==> flow/design.v (excerpt) <==
module sdram_logger (
    input         clk,           
    input         rst_n,         
    input  [23:0] timestamp,     
    input  [79:0] geig_data,     
    input  [79:0] mag_data,      
    input         next_byte,     
    input  [15:0] sdram_dq_in,   
    output [15:0] sdram_dq_out,  
    output        sdram_dq_oe,   
    output [12:0] sdram_a,
    output [1:0]  sdram_ba,
    output        sdram_clk_en,
    output        sdram_cke,
    output        sdram_cs,
    output        sdram_ras,
    output        sdram_cas,
    output        sdram_we,
    output        sdram_dqml,
    output        sdram_dqmu,
    output [7:0]  byte_out       
);
make LEC_CHECK=0 ABC_AREA=0 CAP_MARGIN=5 CELL_PAD_IN_SITES_DETAIL_PLACEMENT=1 CELL_PAD_IN_SITES_GLOBAL_PLACEMENT=0 CORE_ASPECT_RATIO=0.92 CORE_MARGIN=5 CORE_UTILIZATION=40 CTS_CLUSTER_SIZE=87 GPL_ROUTABILITY_DRIVEN=0 MAX_ROUTING_LAYER=met5 MIN_ROUTING_LAYER=met2 PLACE_DENSITY=0.47 SETUP_SLACK_MARGIN=1.56 SLEW_MARGIN=10 TNS_END_PERCENT=40 finish   # period 7.76 ns
run.sh (not shown) runs the stock make flow with config.mk's settings and CLKGATE_MAP_FILE=.
The first run produced a layout that fails on negative setup slack.
Rerun with:
ABC_AREA = 1   (was 0)
CAP_MARGIN = 0   (was 5)
CORE_ASPECT_RATIO = 1.21   (was 0.92)
GPL_ROUTABILITY_DRIVEN = 1   (was 0)
MAX_ROUTING_LAYER = met4   (was met5)
MIN_ROUTING_LAYER = met1   (was met2)
PLACE_DENSITY = unset   (was 0.47)
PLACE_DENSITY_LB_ADDON = 0.15   (was unset)
TNS_END_PERCENT = 5   (was 40)
Now the flow completed with no timing, DRC or antenna violations.
Utilization falls by 3.0 points.
Area after synthesis falls by 1.0%.
Clock skew falls by 0.013 ns.
Routed wire length falls by 11%.
Global-route usage falls by 13 points.
Clock power falls by about 2%.
Final area falls by 6.1%.
Worst setup slack gets better by 0.58 ns.
Rerun with:
ABC_AREA = unset   (was 1)
CAP_MARGIN = 20   (was 0)
CELL_PAD_IN_SITES_DETAIL_PLACEMENT = unset   (was 1)
CELL_PAD_IN_SITES_GLOBAL_PLACEMENT = unset   (was 0)
CORE_ASPECT_RATIO = unset   (was 1.21)
CORE_MARGIN = 2   (was 5)
CTS_CLUSTER_SIZE = unset   (was 87)
GPL_ROUTABILITY_DRIVEN = unset   (was 1)
MAX_ROUTING_LAYER = unset   (was met4)
MIN_ROUTING_LAYER = unset   (was met1)
PLACE_DENSITY_LB_ADDON = unset   (was 0.15)
SETUP_SLACK_MARGIN = unset   (was 1.56)
SLEW_MARGIN = 20   (was 10)
TNS_END_PERCENT = unset   (was 5)
clock period = 14.3 ns   (was 7.76 ns; I/O delays follow)
Outcome: Non-clock buffer count falls by 94. Via count went down by 10%. Worst setup slack gains 0.79 ns. Die size goes down by about 3%. Design area fell by about 1.3%. Wire length came out lower by 9.4%. Sequential share of layout area goes up by 0.58 points. Core utilization is lower by 1.1 points. Global-route usage drops by 1.8 points. Clock-buffer cell count falls by 1. Flip-flop count stays the same.
Rerun with:
clock period = 21.4 ns   (was 14.3 ns; I/O delays follow)
The new run finished with timing, DRC and antenna clean.
Setup slack gains 1.9 ns.
Clock skew is about the same.
Design area went down by 0.62%.
Synthesized area does not change.
Rerun with:
CORE_UTILIZATION = 71   (was 40)
CTS_CLUSTER_SIZE = 36   (was unset)
clock period = 10.6 ns   (was 21.4 ns; I/O delays follow)
What happened:
- utilization rises by 36 points
- area after synthesis stays the same
- clock skew is about the same
- clock-buffer cell count falls by 19
- routed wire length rises by 4.6%
- non-clock buffer count rises by 37
- total power rises by 96%


== build 92 ==
Starting RTL as in the previous note.
==> flow/config.mk <==
export PLATFORM = sky130hd
export DESIGN_NAME = sdram_logger
export DESIGN_NICKNAME = sdram_logger
export VERILOG_FILES = /design/flow/design.v
export SDC_FILE = /design/flow/constraint.sdc
export NUM_CORES = 4
export LEC_CHECK = 0
export CAP_MARGIN = 15
export CORE_MARGIN = 2
export CORE_UTILIZATION = 72
export CTS_CLUSTER_DIAMETER = 27
export CTS_CLUSTER_SIZE = 35
export HOLD_SLACK_MARGIN = -0.09
export SETUP_SLACK_MARGIN = 0.31
export SLEW_MARGIN = 20
export TNS_END_PERCENT = 5
==> flow/constraint.sdc <==
create_clock -name core_clock -period 7.29 [get_ports {clk}]
set_input_delay 1.4580 -clock core_clock [delete_from_list [all_inputs] [get_ports {clk}]]
set_output_delay 1.4580 -clock core_clock [all_outputs]
set_load 0.01 [all_outputs]
In build 92 the implementation completed, yet the final layout does not meet the checks, the culprit being negative setup slack.
Inputs modified between build 92 and build 49:
# build 92
export LEC_CHECK = 0
export CAP_MARGIN = 15
export CORE_MARGIN = 2
export CORE_UTILIZATION = 72
export CTS_CLUSTER_DIAMETER = 27
export CTS_CLUSTER_SIZE = 35
export HOLD_SLACK_MARGIN = -0.09
export SETUP_SLACK_MARGIN = 0.31
export SLEW_MARGIN = 20
export TNS_END_PERCENT = 5
create_clock -name core_clock -period 7.29 [get_ports {clk}]
# build 49
export LEC_CHECK = 0
export CAP_MARGIN = 15
export CORE_MARGIN = 2
export CORE_UTILIZATION = 70
export CTS_CLUSTER_SIZE = 33
export SLEW_MARGIN = 20
create_clock -name core_clock -period 7.25 [get_ports {clk}]
Findings:
- In build 49 the implementation completed, yet the final layout does not meet the checks, the culprit being negative setup slack.
- Met3 wire length (build 92 / build 49): 1.7
- On switching part of the total, the lower figure sits with build 49, not build 92.
- Build 49 against build 92: count of placed standard cells in the final layout, fillers left out saw a decrease, sequential cell count held.
- In the reports for build 49 and build 92, the smaller average wire per standard cell belongs to build 49.
- Compared with build 92, in build 49 clock-buffer cell count has decreased; multi-input combinational area share increased by 1.9 points relative to the old numbers; arrival time reported for the critical path endpoint shrank by 160 ps.
- In build 49, the wire length came out about 22% below the value in build 92.
Relative to build 49, the following input files were edited for build 5:
# build 49
export LEC_CHECK = 0
export CAP_MARGIN = 15
export CORE_MARGIN = 2
export CORE_UTILIZATION = 70
export CTS_CLUSTER_SIZE = 33
export SLEW_MARGIN = 20
create_clock -name core_clock -period 7.25 [get_ports {clk}]
# build 5
export LEC_CHECK = 0
export ABC_AREA = 0
export CAP_MARGIN = 15
export CELL_PAD_IN_SITES_DETAIL_PLACEMENT = 0
export CELL_PAD_IN_SITES_GLOBAL_PLACEMENT = 0
export CORE_ASPECT_RATIO = 0.92
export CORE_MARGIN = 2
export CORE_UTILIZATION = 72
export CTS_CLUSTER_SIZE = 37
export GPL_ROUTABILITY_DRIVEN = 1
export HOLD_SLACK_MARGIN = -0.09
export MAX_ROUTING_LAYER = met5
export PLACE_DENSITY = 0.66
export SETUP_SLACK_MARGIN = -0.01
export SLEW_MARGIN = 20
create_clock -name core_clock -period 7.25 [get_ports {clk}]
### Flow results
- Build 49: complete, dirty (negative setup slack)
- The flow for build 5 finished, though final verification flagged negative setup slack.
- HPWL after detailed placement ended up 4.1% higher on build 5 than on build 49.
- Summary of build 5 over build 49: internal power down 4.4%, final design utilization moved up, maximum fanout along the worst path held steady.
- Relative to build 49, routed wire length has increased by 7.3 mm in build 5.
- Build 5 and build 49 ended up with nearly the same final worst-path setup slack.
- The number of placement rows of build 5 is lower than that of build 49.
Input-level comparison between build 6 and build 5:
# build 5
export LEC_CHECK = 0
export ABC_AREA = 0
export CAP_MARGIN = 15
export CELL_PAD_IN_SITES_DETAIL_PLACEMENT = 0
export CELL_PAD_IN_SITES_GLOBAL_PLACEMENT = 0
export CORE_ASPECT_RATIO = 0.92
export CORE_MARGIN = 2
export CORE_UTILIZATION = 72
export CTS_CLUSTER_SIZE = 37
export GPL_ROUTABILITY_DRIVEN = 1
export HOLD_SLACK_MARGIN = -0.09
export MAX_ROUTING_LAYER = met5
export PLACE_DENSITY = 0.66
export SETUP_SLACK_MARGIN = -0.01
export SLEW_MARGIN = 20
create_clock -name core_clock -period 7.25 [get_ports {clk}]
# build 6
export LEC_CHECK = 0
export CAP_MARGIN = 15
export CORE_MARGIN = 2
export CORE_UTILIZATION = 70
export CTS_CLUSTER_DIAMETER = 29
export CTS_CLUSTER_SIZE = 33
export SETUP_SLACK_MARGIN = 2.16
export SLEW_MARGIN = 20
create_clock -name core_clock -period 7.25 [get_ports {clk}]
==> comparison <==
- H-tree depth in build 6 vs build 5: up 1
- Summary of build 6 over build 5: core utilization at floorplan now sits lower, pre-CTS setup slack rose by 59 ps, die area shows an increase of about 2.8%, average cell area after synthesis saw little to no change, placer's final routability congestion estimate shrank by about 3.7%.
- Tool error GRT-0232 stopped build 6 during global routing; no final results.


Starting RTL as in the previous note.
Design sdram_logger, start of the top module:
module sdram_logger (
    input         clk,           
    input         rst_n,         
    input  [23:0] timestamp,     
    input  [79:0] geig_data,     
    input  [79:0] mag_data,      
    input         next_byte,     
    input  [15:0] sdram_dq_in,   
    output [15:0] sdram_dq_out,  
    output        sdram_dq_oe,   
    output [12:0] sdram_a,
    output [1:0]  sdram_ba,
    output        sdram_clk_en,
    output        sdram_cke,
    output        sdram_cs,
    output        sdram_ras,
    output        sdram_cas,
    output        sdram_we,
    output        sdram_dqml,
    output        sdram_dqmu,
    output [7:0]  byte_out       
);
wire        sdram_status;
wire [15:0] data_read;
wire        next_read, next_write, read_cmd;
wire [15:0] mc_data_out;
wire [1:0]  mc_ba_out, mc_cmd_out;
wire [8:0]  mc_col_out;
wire [12:0] mc_row_out;
wire [1:0]  ba_read, ba_write;
  ...
make LEC_CHECK=0 ABC_AREA=0 CAP_MARGIN=15 CELL_PAD_IN_SITES_DETAIL_PLACEMENT=0 CELL_PAD_IN_SITES_GLOBAL_PLACEMENT=0 CORE_ASPECT_RATIO=0.92 CORE_MARGIN=2 CORE_UTILIZATION=72 CTS_CLUSTER_SIZE=14 GPL_ROUTABILITY_DRIVEN=1 HOLD_SLACK_MARGIN=-0.09 MAX_ROUTING_LAYER=met5 PLACE_DENSITY=0.95 SETUP_SLACK_MARGIN=-0.01 SLEW_MARGIN=20 finish   # period 7.25 ns
The baseline finished with setup timing left.
Change:
ABC_AREA = default   (was 0)
CAP_MARGIN = 0   (was 15)
CELL_PAD_IN_SITES_DETAIL_PLACEMENT = default   (was 0)
CELL_PAD_IN_SITES_GLOBAL_PLACEMENT = default   (was 0)
CORE_ASPECT_RATIO = default   (was 0.92)
CTS_CLUSTER_SIZE = 34   (was 14)
GPL_ROUTABILITY_DRIVEN = default   (was 1)
HOLD_SLACK_MARGIN = -0.08   (was -0.09)
MAX_ROUTING_LAYER = default   (was met5)
PLACE_DENSITY = default   (was 0.95)
SETUP_SLACK_MARGIN = 2.04   (was -0.01)
Effect: The changed run stopped in global routing (5_1_grt); synthesized cell count is unchanged; synthesized area does not change; die size hardly moves.
Power is estimated from default activity; no workload was simulated.
